==> inputs of v21 <==
==> flow/design.v (excerpt) <==
module alu(
		input  FPUCLK,
		input  [31:0] A, B,
		input  [2:0]  CTRL,
		output reg [31:0] OUT
	);
Settings: LEC_CHECK=0, CAP_MARGIN=20, CELL_PAD_IN_SITES_DETAIL_PLACEMENT=1, CORE_MARGIN=2, CORE_UTILIZATION=40, CTS_CLUSTER_SIZE=73, SETUP_SLACK_MARGIN=-0.47, SLEW_MARGIN=20; clock period 5.5 ns.
run.sh (not shown) runs the stock make flow with config.mk's settings and CLKGATE_MAP_FILE=.
==> inputs of v20, as changes to v21 <==
CELL_PAD_IN_SITES_DETAIL_PLACEMENT = unset   (was 1)
CORE_UTILIZATION = 66   (was 40)
CTS_CLUSTER_SIZE = 17   (was 73)
SETUP_SLACK_MARGIN = unset   (was -0.47)
==> flow/constraint.sdc (replaced) <==
create_clock -name core_clock -period 5.15 [get_ports {FPUCLK}]
set_input_delay 1.0300 -clock core_clock [delete_from_list [all_inputs] [get_ports {FPUCLK}]]
set_output_delay 1.0300 -clock core_clock [all_outputs]
set_load 0.01 [all_outputs]
==> inputs of v9, as changes to v21 <==
CELL_PAD_IN_SITES_DETAIL_PLACEMENT = unset   (was 1)
CORE_UTILIZATION = 69   (was 40)
CTS_CLUSTER_SIZE = unset   (was 73)
SETUP_SLACK_MARGIN = unset   (was -0.47)
==> flow/constraint.sdc (replaced) <==
create_clock -name core_clock -period 5.38 [get_ports {FPUCLK}]
set_input_delay 1.0760 -clock core_clock [delete_from_list [all_inputs] [get_ports {FPUCLK}]]
set_output_delay 1.0760 -clock core_clock [all_outputs]
set_load 0.01 [all_outputs]
==> comparison <==
v21 ran to the end with violations: setup timing. v9 finished but failed the layout checks on setup timing. v20 completed, yet does not pass: setup timing.
Of v21 and v20, v20 has the higher worst setup slack (gap 0.071 ns).
Register-to-register slack, lowest first: v9, v21, v20.
The lowest first-iteration DRC count belongs to v21, the highest to v9.
Via count: v20 is smaller than v9 (3.1%).
The highest sequential power belongs to v20, the lowest to v21.
The highest hold slack belongs to v21, the lowest to v9.
Fmax: v20 > v9 > v21.


==> run a: inputs <==
alu again, from the RTL that the note above started with.
make LEC_CHECK=0 ABC_AREA=1 CAP_MARGIN=20 CORE_MARGIN=2 CORE_UTILIZATION=62 CTS_CLUSTER_DIAMETER=67 CTS_CLUSTER_SIZE=10 SETUP_SLACK_MARGIN=0.38 SLEW_MARGIN=20 TNS_END_PERCENT=5 finish   # period 1.26 ns
==> run b (differences from run a) <==
==> flow/config.mk (replaced) <==
export PLATFORM = sky130hd
export DESIGN_NAME = alu
export DESIGN_NICKNAME = alu
export VERILOG_FILES = /design/flow/design.v
export SDC_FILE = /design/flow/constraint.sdc
export NUM_CORES = 4
export LEC_CHECK = 0
export CAP_MARGIN = 20
export CELL_PAD_IN_SITES_DETAIL_PLACEMENT = 2
export CORE_MARGIN = 2
export CORE_UTILIZATION = 40
export CTS_CLUSTER_SIZE = 73
export HOLD_SLACK_MARGIN = -0.07
export PLACE_DENSITY_LB_ADDON = 0.13
export SETUP_SLACK_MARGIN = -0.47
export SLEW_MARGIN = 20
==> flow/constraint.sdc (replaced) <==
create_clock -name core_clock -period 5.5 [get_ports {FPUCLK}]
set_input_delay 1.1000 -clock core_clock [delete_from_list [all_inputs] [get_ports {FPUCLK}]]
set_output_delay 1.1000 -clock core_clock [all_outputs]
set_load 0.01 [all_outputs]
==> run c (differences from run a) <==
==> flow/config.mk (replaced) <==
export PLATFORM = sky130hd
export DESIGN_NAME = alu
export DESIGN_NICKNAME = alu
export VERILOG_FILES = /design/flow/design.v
export SDC_FILE = /design/flow/constraint.sdc
export NUM_CORES = 4
export LEC_CHECK = 0
export CAP_MARGIN = 20
export CORE_MARGIN = 2
export CORE_UTILIZATION = 72
export CTS_CLUSTER_DIAMETER = 29
export CTS_CLUSTER_SIZE = 37
export SETUP_SLACK_MARGIN = 1.36
export SLEW_MARGIN = 20
==> flow/constraint.sdc (replaced) <==
create_clock -name core_clock -period 4.57 [get_ports {FPUCLK}]
set_input_delay 0.9140 -clock core_clock [delete_from_list [all_inputs] [get_ports {FPUCLK}]]
set_output_delay 0.9140 -clock core_clock [all_outputs]
set_load 0.01 [all_outputs]
==> run d (differences from run a) <==
==> flow/config.mk (replaced) <==
export PLATFORM = sky130hd
export DESIGN_NAME = alu
export DESIGN_NICKNAME = alu
export VERILOG_FILES = /design/flow/design.v
export SDC_FILE = /design/flow/constraint.sdc
export NUM_CORES = 4
export LEC_CHECK = 0
export CAP_MARGIN = 20
export CORE_MARGIN = 2
export CORE_UTILIZATION = 45
export SETUP_SLACK_MARGIN = 0.74
export SLEW_MARGIN = 20
==> flow/constraint.sdc (replaced) <==
create_clock -name core_clock -period 2.95 [get_ports {FPUCLK}]
set_input_delay 0.5900 -clock core_clock [delete_from_list [all_inputs] [get_ports {FPUCLK}]]
set_output_delay 0.5900 -clock core_clock [all_outputs]
set_load 0.01 [all_outputs]
==> qor summary <==
| quantity | run c | run d | run b | run a |
|---|---|---|---|---|
| Status | aborted with a tool error | finished with violations | finished with violations | aborted with a tool error |
| Stage where the flow stopped | 4_1_cts | - | - | 5_1_grt |
| Layout check failures | - | setup timing | setup timing | - |
| Worst setup slack after placement | -0.521 ns | -2.05 ns | -0.369 ns | -3.14 ns |
| Comb. cell area | - | 0.00934 mm² | 0.00765 mm² | - |
| Endpoint type of the worst setup path | - | register | register | - |
| Clk latency late pin | - | 0.53 ns | 0.58 ns | - |
| Placeable core region | 0.0195 mm² | 0.0315 mm² | 0.0355 mm² | 0.0233 mm² |
| Hold Path Class | - | input port to register | register to register | - |
| Largest cell class by area | - | multi-input combinational cells | multi-input combinational cells | - |
| Clkbuf count | - | 27 | 30 | - |
| Tally of max-capacitance violations | - | 0 | 0 | - |
| Flip-flop and latch area | - | 0.00625 mm² | 0.00625 mm² | - |
| Weighted congestion reported at the end of routability-driven placement | 1.09 | 0.934 | 0.914 | 1.04 |
| Min Hold Slack | - | 0.383 ns | 0.419 ns | - |
| Mapped cell area | 0.0144 mm² | 0.0144 mm² | 0.0144 mm² | 0.0146 mm² |
| Init Core Util | 0.737 | 0.457 | 0.405 | 0.628 |
| Antenna fix cells | - | 0 | 0 | - |
No activity file was given, so power comes from the tool's default toggle rates.
